==> v29 <==
==> flow/design.v <==
`timescale 1ns / 1ps
module mmd5(
  input clk,
  input reset,
  input [63:0]guess,
  input [6:0]itr,
  input [4:0] r,
  input [31:0] k,
  output cracked,
  output [127:0] digest
);
wire [0:127] passwd_hash = 128'hE8CD0953ABDFDE433DFEC7FAA70DF7F6;
reg [0:127] md5_guess;
assign cracked = (md5_guess==passwd_hash);
assign digest = md5_guess;
reg [31:0]a; 
reg [31:0]b; 
reg [31:0]c; 
reg [31:0]d; 
reg [6:0] nextitr;
reg [31:0]f;
reg [31:0]g;
wire [31:0]w[1:0];
assign w[0]={
  guess[39:32],
  guess[47:40],
  guess[55:48],
  guess[63:56]
};
assign w[1]={
  guess[7:0],
  guess[15:8],
  guess[23:16],
  guess[31:24]
};
function [31:0]leftrotate;
  input [31:0]x;
  input [4:0] c;
  begin
    leftrotate=((x) << (c)) | ((x) >> (32 - (c)));
  end
endfunction
integer j;
always @(posedge clk ) begin
  if(~reset)begin
  md5_guess<=0;
  nextitr <= 1;
  a<=32'h67452301;
  b<=32'hefcdab89;
  c<=32'h98badcfe;
  d<=32'h10325476;
  end
  else if(itr==nextitr)begin
    if(itr<=67)nextitr<=itr+1;
    else nextitr<=0;
    if(itr==0)begin
      a<=32'h67452301;
      b<=32'hefcdab89;
      c<=32'h98badcfe;
      d<=32'h10325476;
    end
    else if(itr>0 && itr<65)begin
      if(itr<=16)begin
        f = (b & c) | ((~b) & d);
        g = itr-1;
      end
      else if(itr<=32)begin
        f = (d & b) | ((~d) & c);
        g = (5*(itr-1)+1 ) & 32'd15;
      end
      else if(itr<=48)begin
        f = b ^ c ^ d;
        g = (3*(itr-1) +5) & 32'd15;
      end
      else if(itr<=64)begin
        f = c ^ (b | (~d));
        g = (7*(itr-1)) & 32'd15;
      end
      d <= c;
      c <= b;
      b <= b + leftrotate((a + f + k + ((g<=1)? w[g]:((g==2)? 128 : ((g==14)? 32'd64:0)))), r); 
      a <= d;
    end 
    if( itr == 65 )begin
      a<= 32'h67452301 + a;
      b<= 32'hefcdab89 + b;
      c<= 32'h98badcfe + c;
      d<= 32'h10325476 + d;
    end 
    if( itr == 66 )begin
      for( j = 0 ; j < 4 ; j = j+1 )begin
        md5_guess[8*(j+0)+:8]<=a[8*j+:8];
        md5_guess[8*(j+4)+:8]<=b[8*j+:8];
        md5_guess[8*(j+8)+:8]<=c[8*j+:8];
        md5_guess[8*(j+12)+:8]<=d[8*j+:8];
      end
    end 
  end
end
endmodule
module md5_crack(
  input          clk,
  input          reset_n,
  input          in_valid,
  output         in_ready,
  input  [63:0]  guess,
  output         out_valid,
  output [127:0] digest,
  output         cracked
);
reg  [6:0]  itr;
reg         busy;
reg  [63:0] guess_q;
wire [5:0]  ridx = (itr>0 && itr<65)? itr-1:63;
function [31:0] kconst;
  input [5:0] i;
  begin
    case (i)
      6'd0: kconst = 32'hd76aa478;
      6'd1: kconst = 32'he8c7b756;
      6'd2: kconst = 32'h242070db;
      6'd3: kconst = 32'hc1bdceee;
      6'd4: kconst = 32'hf57c0faf;
      6'd5: kconst = 32'h4787c62a;
      6'd6: kconst = 32'ha8304613;
      6'd7: kconst = 32'hfd469501;
      6'd8: kconst = 32'h698098d8;
      6'd9: kconst = 32'h8b44f7af;
      6'd10: kconst = 32'hffff5bb1;
      6'd11: kconst = 32'h895cd7be;
      6'd12: kconst = 32'h6b901122;
      6'd13: kconst = 32'hfd987193;
      6'd14: kconst = 32'ha679438e;
      6'd15: kconst = 32'h49b40821;
      6'd16: kconst = 32'hf61e2562;
      6'd17: kconst = 32'hc040b340;
      6'd18: kconst = 32'h265e5a51;
      6'd19: kconst = 32'he9b6c7aa;
      6'd20: kconst = 32'hd62f105d;
      6'd21: kconst = 32'h02441453;
      6'd22: kconst = 32'hd8a1e681;
      6'd23: kconst = 32'he7d3fbc8;
      6'd24: kconst = 32'h21e1cde6;
      6'd25: kconst = 32'hc33707d6;
      6'd26: kconst = 32'hf4d50d87;
      6'd27: kconst = 32'h455a14ed;
      6'd28: kconst = 32'ha9e3e905;
      6'd29: kconst = 32'hfcefa3f8;
      6'd30: kconst = 32'h676f02d9;
      6'd31: kconst = 32'h8d2a4c8a;
      6'd32: kconst = 32'hfffa3942;
      6'd33: kconst = 32'h8771f681;
      6'd34: kconst = 32'h6d9d6122;
      6'd35: kconst = 32'hfde5380c;
      6'd36: kconst = 32'ha4beea44;
      6'd37: kconst = 32'h4bdecfa9;
      6'd38: kconst = 32'hf6bb4b60;
      6'd39: kconst = 32'hbebfbc70;
      6'd40: kconst = 32'h289b7ec6;
      6'd41: kconst = 32'heaa127fa;
      6'd42: kconst = 32'hd4ef3085;
      6'd43: kconst = 32'h04881d05;
      6'd44: kconst = 32'hd9d4d039;
      6'd45: kconst = 32'he6db99e5;
      6'd46: kconst = 32'h1fa27cf8;
      6'd47: kconst = 32'hc4ac5665;
      6'd48: kconst = 32'hf4292244;
      6'd49: kconst = 32'h432aff97;
      6'd50: kconst = 32'hab9423a7;
      6'd51: kconst = 32'hfc93a039;
      6'd52: kconst = 32'h655b59c3;
      6'd53: kconst = 32'h8f0ccc92;
      6'd54: kconst = 32'hffeff47d;
      6'd55: kconst = 32'h85845dd1;
      6'd56: kconst = 32'h6fa87e4f;
      6'd57: kconst = 32'hfe2ce6e0;
      6'd58: kconst = 32'ha3014314;
      6'd59: kconst = 32'h4e0811a1;
      6'd60: kconst = 32'hf7537e82;
      6'd61: kconst = 32'hbd3af235;
      6'd62: kconst = 32'h2ad7d2bb;
      6'd63: kconst = 32'heb86d391;
      default: kconst = 32'h0;
    endcase
  end
endfunction
function [4:0] rconst;
  input [5:0] i;
  begin
    case (i)
      6'd0: rconst = 5'd7;
      6'd1: rconst = 5'd12;
      6'd2: rconst = 5'd17;
      6'd3: rconst = 5'd22;
      6'd4: rconst = 5'd7;
      6'd5: rconst = 5'd12;
      6'd6: rconst = 5'd17;
      6'd7: rconst = 5'd22;
      6'd8: rconst = 5'd7;
      6'd9: rconst = 5'd12;
      6'd10: rconst = 5'd17;
      6'd11: rconst = 5'd22;
      6'd12: rconst = 5'd7;
      6'd13: rconst = 5'd12;
      6'd14: rconst = 5'd17;
      6'd15: rconst = 5'd22;
      6'd16: rconst = 5'd5;
      6'd17: rconst = 5'd9;
      6'd18: rconst = 5'd14;
      6'd19: rconst = 5'd20;
      6'd20: rconst = 5'd5;
      6'd21: rconst = 5'd9;
      6'd22: rconst = 5'd14;
      6'd23: rconst = 5'd20;
      6'd24: rconst = 5'd5;
      6'd25: rconst = 5'd9;
      6'd26: rconst = 5'd14;
      6'd27: rconst = 5'd20;
      6'd28: rconst = 5'd5;
      6'd29: rconst = 5'd9;
      6'd30: rconst = 5'd14;
      6'd31: rconst = 5'd20;
      6'd32: rconst = 5'd4;
      6'd33: rconst = 5'd11;
      6'd34: rconst = 5'd16;
      6'd35: rconst = 5'd23;
      6'd36: rconst = 5'd4;
      6'd37: rconst = 5'd11;
      6'd38: rconst = 5'd16;
      6'd39: rconst = 5'd23;
      6'd40: rconst = 5'd4;
      6'd41: rconst = 5'd11;
      6'd42: rconst = 5'd16;
      6'd43: rconst = 5'd23;
      6'd44: rconst = 5'd4;
      6'd45: rconst = 5'd11;
      6'd46: rconst = 5'd16;
      6'd47: rconst = 5'd23;
      6'd48: rconst = 5'd6;
      6'd49: rconst = 5'd10;
      6'd50: rconst = 5'd15;
      6'd51: rconst = 5'd21;
      6'd52: rconst = 5'd6;
      6'd53: rconst = 5'd10;
      6'd54: rconst = 5'd15;
      6'd55: rconst = 5'd21;
      6'd56: rconst = 5'd6;
      6'd57: rconst = 5'd10;
      6'd58: rconst = 5'd15;
      6'd59: rconst = 5'd21;
      6'd60: rconst = 5'd6;
      6'd61: rconst = 5'd10;
      6'd62: rconst = 5'd15;
      6'd63: rconst = 5'd21;
      default: rconst = 5'd0;
    endcase
  end
endfunction
wire [4:0]  rchoose = rconst(ridx);
wire [31:0] kchoose = kconst(ridx);
assign in_ready  = ~busy | (itr==68);
assign out_valid = busy & (itr==67);
always @(posedge clk) begin
  if (~reset_n) begin
    busy <= 0;
    itr  <= 68;
  end
  else if (in_valid && in_ready) begin
    busy    <= 1;
    itr     <= 0;
    guess_q <= guess;
  end
  else if (busy) begin
    if (itr==68) busy <= 0;
    else itr <= itr+1;
  end
end
mmd5 cracker(
  .clk(clk),
  .reset(reset_n),
  .guess(guess_q),
  .itr(itr),
  .r(rchoose),
  .k(kchoose),
  .cracked(cracked),
  .digest(digest)
);
endmodule
==> flow/run.sh <==
#!/bin/bash
# the make line also repeats each setting of config.mk as NAME=value (left out here)
make -C /OpenROAD-flow-scripts/flow DESIGN_CONFIG=/design/flow/config.mk WORK_HOME=/design/flow/orfs CLKGATE_MAP_FILE= finish
==> flow/config.mk <==
export PLATFORM = sky130hd
export DESIGN_NAME = md5_crack
export DESIGN_NICKNAME = md5_crack
export VERILOG_FILES = /design/flow/design.v
export SDC_FILE = /design/flow/constraint.sdc
export NUM_CORES = 4
export LEC_CHECK = 0
export CAP_MARGIN = 20
export CORE_MARGIN = 2
export CORE_UTILIZATION = 71
export CTS_CLUSTER_SIZE = 25
export MAX_ROUTING_LAYER = met4
export SLEW_MARGIN = 20
==> flow/constraint.sdc <==
create_clock -name core_clock -period 9.01 [get_ports {clk}]
set_input_delay 1.8020 -clock core_clock [delete_from_list [all_inputs] [get_ports {clk}]]
set_output_delay 1.8020 -clock core_clock [all_outputs]
set_load 0.01 [all_outputs]
==> v15: changes against v29 <==
- CELL_PAD_IN_SITES_GLOBAL_PLACEMENT: not set -> 2
- CORE_UTILIZATION: 71 -> 54
- CTS_CLUSTER_DIAMETER: not set -> 332
- CTS_CLUSTER_SIZE: 25 -> 99
- MAX_ROUTING_LAYER: met4 -> not set
- PLACE_DENSITY: not set -> 0.92
- TNS_END_PERCENT: not set -> 15
==> flow/constraint.sdc (replaced) <==
create_clock -name core_clock -period 10.0 [get_ports {clk}]
set_input_delay 2.0000 -clock core_clock [delete_from_list [all_inputs] [get_ports {clk}]]
set_output_delay 2.0000 -clock core_clock [all_outputs]
set_load 0.01 [all_outputs]
==> v3: changes against v29 <==
- CORE_UTILIZATION: 71 -> 40
- CTS_CLUSTER_SIZE: 25 -> not set
- GPL_TIMING_DRIVEN: not set -> 0
- MAX_ROUTING_LAYER: met4 -> not set
- SETUP_SLACK_MARGIN: not set -> -0.44
==> flow/constraint.sdc (replaced) <==
create_clock -name core_clock -period 10.0 [get_ports {clk}]
set_input_delay 2.0000 -clock core_clock [delete_from_list [all_inputs] [get_ports {clk}]]
set_output_delay 2.0000 -clock core_clock [all_outputs]
set_load 0.01 [all_outputs]
==> results <==
item	v15	v29	v3
Max Buffers Root-to-Sink	-	3	3
Setup Slack @ Placement	-	-488 ps	-5290 ps
CTS Root Cell	-	sky130_fd_sc_hd__clkbuf_16	sky130_fd_sc_hd__clkbuf_16
Number of buffers inserted by hold repair at cts	-	0	0
Die boundary width	251 um	219 um	290 um
Result of the run	aborted with a tool error	aborted with a tool error	complete, but fails checks
Stage where the flow stopped	global placement without I/O (3_1_place_gp_skip_io)	global routing (5_1_grt)	-
Reasons for failing layout checks	-	-	setup timing
Buffer count from post-CTS setup fixing	-	35	43
Post-detailed-placement cell area	-	38,900 um2	36,300 um2
Number of I/O pins	-	198	198
Port bufs	-	197	197
Die area	62,800 um2	48,000 um2	84,400 um2
Row count	90	78	105
Number of clock buffers inserted by TritonCTS	-	42	49
TritonCTS sink count	-	399	399
Die height	251 um	219 um	290 um
Last weighted congestion value of the routability-driven placer	-	1.23	1.07
Core area	60,200 um2	45,500 um2	81,700 um2
Post-cts repair resize count	-	91	266
H-tree depth	-	2	2
Cell total after placement	-	5,311	5,618
HPWL after detailed placement	-	100,000 um	145,000 um
